## RNG
module RNG(
    input               CLK,
    input               RST,
    input               RND_IN,
    output reg [7:0]    OUT,
    output reg          WE,
    input               FULL
);
make LEC_CHECK=0 CAP_MARGIN=15 CORE_ASPECT_RATIO=0.71 CORE_MARGIN=2 CORE_UTILIZATION=72 CTS_CLUSTER_DIAMETER=90 PLACE_DENSITY=0.6 SETUP_SLACK_MARGIN=0.58 SLEW_MARGIN=20 finish   # period 2.02 ns
run.sh (not shown) runs the stock make flow with config.mk's settings and CLKGATE_MAP_FILE=.
The starting point completed and failed the layout checks on negative setup slack.
Rerun with:
- ABC_AREA: default -> 1
- CAP_MARGIN: 15 -> 20
- CORE_ASPECT_RATIO: 0.71 -> 1.44
- CTS_CLUSTER_DIAMETER: 90 -> 372
- CTS_CLUSTER_SIZE: default -> 10
- SETUP_SLACK_MARGIN: 0.58 -> 0.42
The changed run completed and failed the layout checks on negative setup slack; final cell count came out higher by about 2.8%; core utilization is higher by 1.4 points; via count grows by 1.4%; wire length is about the same; synthesized cell count is higher by about 4%; maximum frequency goes up by about 12%; register-to-register slack gains 0.26 ns; sequential share of layout area goes down by 1.0 points; worst setup slack improves by 0.26 ns.
Rerun with:
- ABC_AREA: 1 -> default
- CORE_ASPECT_RATIO: 1.44 -> default
- CORE_UTILIZATION: 72 -> 40
- CTS_CLUSTER_DIAMETER: 372 -> default
- CTS_CLUSTER_SIZE: 10 -> default
- SETUP_SLACK_MARGIN: 0.42 -> default
- clock period: 2.02 -> 5.0 ns (I/O delays scaled with it)
The new run finished clean; utilization decreases by 42 points; synthesized cell count came out lower by 3.8%; clock power came out lower by 58%; final area drops by 7.4%; power shrinks by 60%; global-route usage decreases by 17 points; setup slack improved by 1.7 ns; die size is higher by 78%; fmax goes down by 37%.
Rerun with:
- CORE_UTILIZATION: 40 -> 67
- CTS_CLUSTER_DIAMETER: default -> 32
- clock period: 5.0 -> 2.17 ns (I/O delays scaled with it)
After rerunning: This time the run produced a layout that fails on negative setup slack; final area climbs by 13%; worst setup slack degrades by 1.8 ns; first-iteration DRC count goes up by 42%; routed wire length goes up by about 8%; via count rose by 9.7%; synthesized area does not change; core utilization went up by 40 points; sequential power went up by 130%; synthesized cell count stays the same.

== zinc ==
Starting RTL as in the previous note.
Settings: LEC_CHECK=0, ABC_AREA=1, CAP_MARGIN=10, CELL_PAD_IN_SITES_DETAIL_PLACEMENT=2, CORE_ASPECT_RATIO=1.13, CORE_MARGIN=5, CORE_UTILIZATION=40, GPL_ROUTABILITY_DRIVEN=0, GPL_TIMING_DRIVEN=0, PLACE_DENSITY_LB_ADDON=0.29, SLEW_MARGIN=20, TNS_END_PERCENT=50; clock period 2.1 ns.
zinc did not make it past global routing (5_1_grt), where a tool error ended it.
### zinc -> quartz
# zinc
export LEC_CHECK = 0
export ABC_AREA = 1
export CAP_MARGIN = 10
export CELL_PAD_IN_SITES_DETAIL_PLACEMENT = 2
export CORE_ASPECT_RATIO = 1.13
export CORE_MARGIN = 5
export CORE_UTILIZATION = 40
export GPL_ROUTABILITY_DRIVEN = 0
export GPL_TIMING_DRIVEN = 0
export PLACE_DENSITY_LB_ADDON = 0.29
export SLEW_MARGIN = 20
export TNS_END_PERCENT = 50
create_clock -name core_clock -period 2.1 [get_ports {CLK}]
# quartz
export LEC_CHECK = 0
export ABC_AREA = 1
export CAP_MARGIN = 20
export CORE_MARGIN = 2
export CORE_UTILIZATION = 72
export CTS_CLUSTER_DIAMETER = 372
export PLACE_DENSITY = 0.6
export SLEW_MARGIN = 20
create_clock -name core_clock -period 2.02 [get_ports {CLK}]
As for a clean layout from zinc and quartz, there is none. No final results exist for zinc, since it was stopped by error GRT-0232 during global routing (5_1_grt). Of zinc and quartz, quartz shows the lower half-perimeter wire length of the detailed placement result, with zinc above it. Note that the width of the chip recorded for quartz amounts to 0.78 times the value seen in zinc. Compared with zinc, in quartz number of buffers created by CTS dropped about 5.4%, worst slack at placement climbed 1.38 ns, post-CTS resize count dropped 515. Standard-cell row count was lower in the run labelled quartz. Looking only at die area, and setting everything else aside, the lower value of zinc and quartz goes to quartz.
## Diff of input files: juniper against quartz
# quartz
export LEC_CHECK = 0
export ABC_AREA = 1
export CAP_MARGIN = 20
export CORE_MARGIN = 2
export CORE_UTILIZATION = 72
export CTS_CLUSTER_DIAMETER = 372
export PLACE_DENSITY = 0.6
export SLEW_MARGIN = 20
create_clock -name core_clock -period 2.02 [get_ports {CLK}]
# juniper
export LEC_CHECK = 0
export CAP_MARGIN = 20
export CORE_MARGIN = 2
export CORE_UTILIZATION = 40
export PLACE_DENSITY = 0.6
export SLEW_MARGIN = 20
create_clock -name core_clock -period 3.64 [get_ports {CLK}]
Results
- [juniper vs quartz] fraction of area in multi-input gates: higher in juniper
- The run with more routed wire is quartz, not juniper.
- Setup slack (juniper over quartz): increase, 0.60 ns
- Count of unique library cells instantiated by Yosys (juniper vs. quartz) increases by more than a quarter
- juniper did not stop at any stage, and its layout met the timing, design-rule and antenna checks.
- Cmp juniper vs quartz: area added between synthesis and finish lower in juniper
- Looking at global routing met1 resource utilization across juniper and quartz, the one that comes out higher is quartz.
#### Input delta (raven over juniper)
# juniper
export LEC_CHECK = 0
export CAP_MARGIN = 20
export CORE_MARGIN = 2
export CORE_UTILIZATION = 40
export PLACE_DENSITY = 0.6
export SLEW_MARGIN = 20
create_clock -name core_clock -period 3.64 [get_ports {CLK}]
# raven
export LEC_CHECK = 0
export CAP_MARGIN = 20
export CORE_MARGIN = 2
export CORE_UTILIZATION = 72
export CTS_CLUSTER_SIZE = 42
export SLEW_MARGIN = 20
create_clock -name core_clock -period 3.8 [get_ports {CLK}]
Findings:
- Relative to juniper, non-filler instance count after layout decreased by 947 in raven.
- When raven is measured against juniper, its via count turns out 2.6% higher.
- Taking juniper over raven, the tap cell instance count ratio works out to 1.8.
- The flow did not stop early for raven: all stages ran, and the layout cleared the timing, design-rule and antenna checks.
## Diff of input files: garnet against raven
# raven
export LEC_CHECK = 0
export CAP_MARGIN = 20
export CORE_MARGIN = 2
export CORE_UTILIZATION = 72
export CTS_CLUSTER_SIZE = 42
export SLEW_MARGIN = 20
create_clock -name core_clock -period 3.8 [get_ports {CLK}]
# garnet
export LEC_CHECK = 0
export CAP_MARGIN = 15
export CORE_MARGIN = 2
export CORE_UTILIZATION = 72
export CTS_CLUSTER_DIAMETER = 94
export PLACE_DENSITY = 0.6
export SLEW_MARGIN = 20
create_clock -name core_clock -period 2.02 [get_ports {CLK}]
Findings:
garnet: flow complete, layout not clean; failing: setup timing
Per the comparison of garnet with raven, buffer and inverter count on the worst path climbed 3; wire length of the first global-routing pass climbed 8.3%; cell area climbed about 8%.
Relative to raven, cell-internal power has increased by 88% in garnet.
Looking at launching element of the worst setup path, the i_cnt[0]$_SDFFE_PN0P_ result is from raven; the i_cnt[15]$_SDFFE_PN0P_ one comes from garnet.
Relative to raven, number of placed instances with taps included has increased by 298 in garnet.
Total routed wirelength ended up about 9% higher on garnet than on raven.
Changes in violet relative to garnet:
# garnet
export LEC_CHECK = 0
export CAP_MARGIN = 15
export CORE_MARGIN = 2
export CORE_UTILIZATION = 72
export CTS_CLUSTER_DIAMETER = 94
export PLACE_DENSITY = 0.6
export SLEW_MARGIN = 20
create_clock -name core_clock -period 2.02 [get_ports {CLK}]
# violet
export LEC_CHECK = 0
export ABC_AREA = 1
export CAP_MARGIN = 40
export CORE_MARGIN = 2
export CORE_UTILIZATION = 72
export CTS_CLUSTER_DIAMETER = 372
export CTS_CLUSTER_SIZE = 10
export PLACE_DENSITY = 0.6
export SETUP_SLACK_MARGIN = 0.42
export SLEW_MARGIN = 20
create_clock -name core_clock -period 2.02 [get_ports {CLK}]
### Flow results
Compare garnet and violet | number of clock buffer instances in the layout higher: violet. Taking garnet as the reference, in violet post-synthesis to final-layout area growth went down; netlist area before placement went up; placeable core area went up; die boundary height did not really move. In violet the implementation completed, yet the final layout does not meet the checks, the culprit being setup timing. Number of buffers added for setup after CTS came out lower on violet than on garnet. The cell type of the slowest stage on the worst timing path comes out sky130_fd_sc_hd__dfxtp_2 in one run and sky130_fd_sc_hd__or4_4 in the other, namely in violet and garnet respectively.
Power and IR drop assume default switching activity.
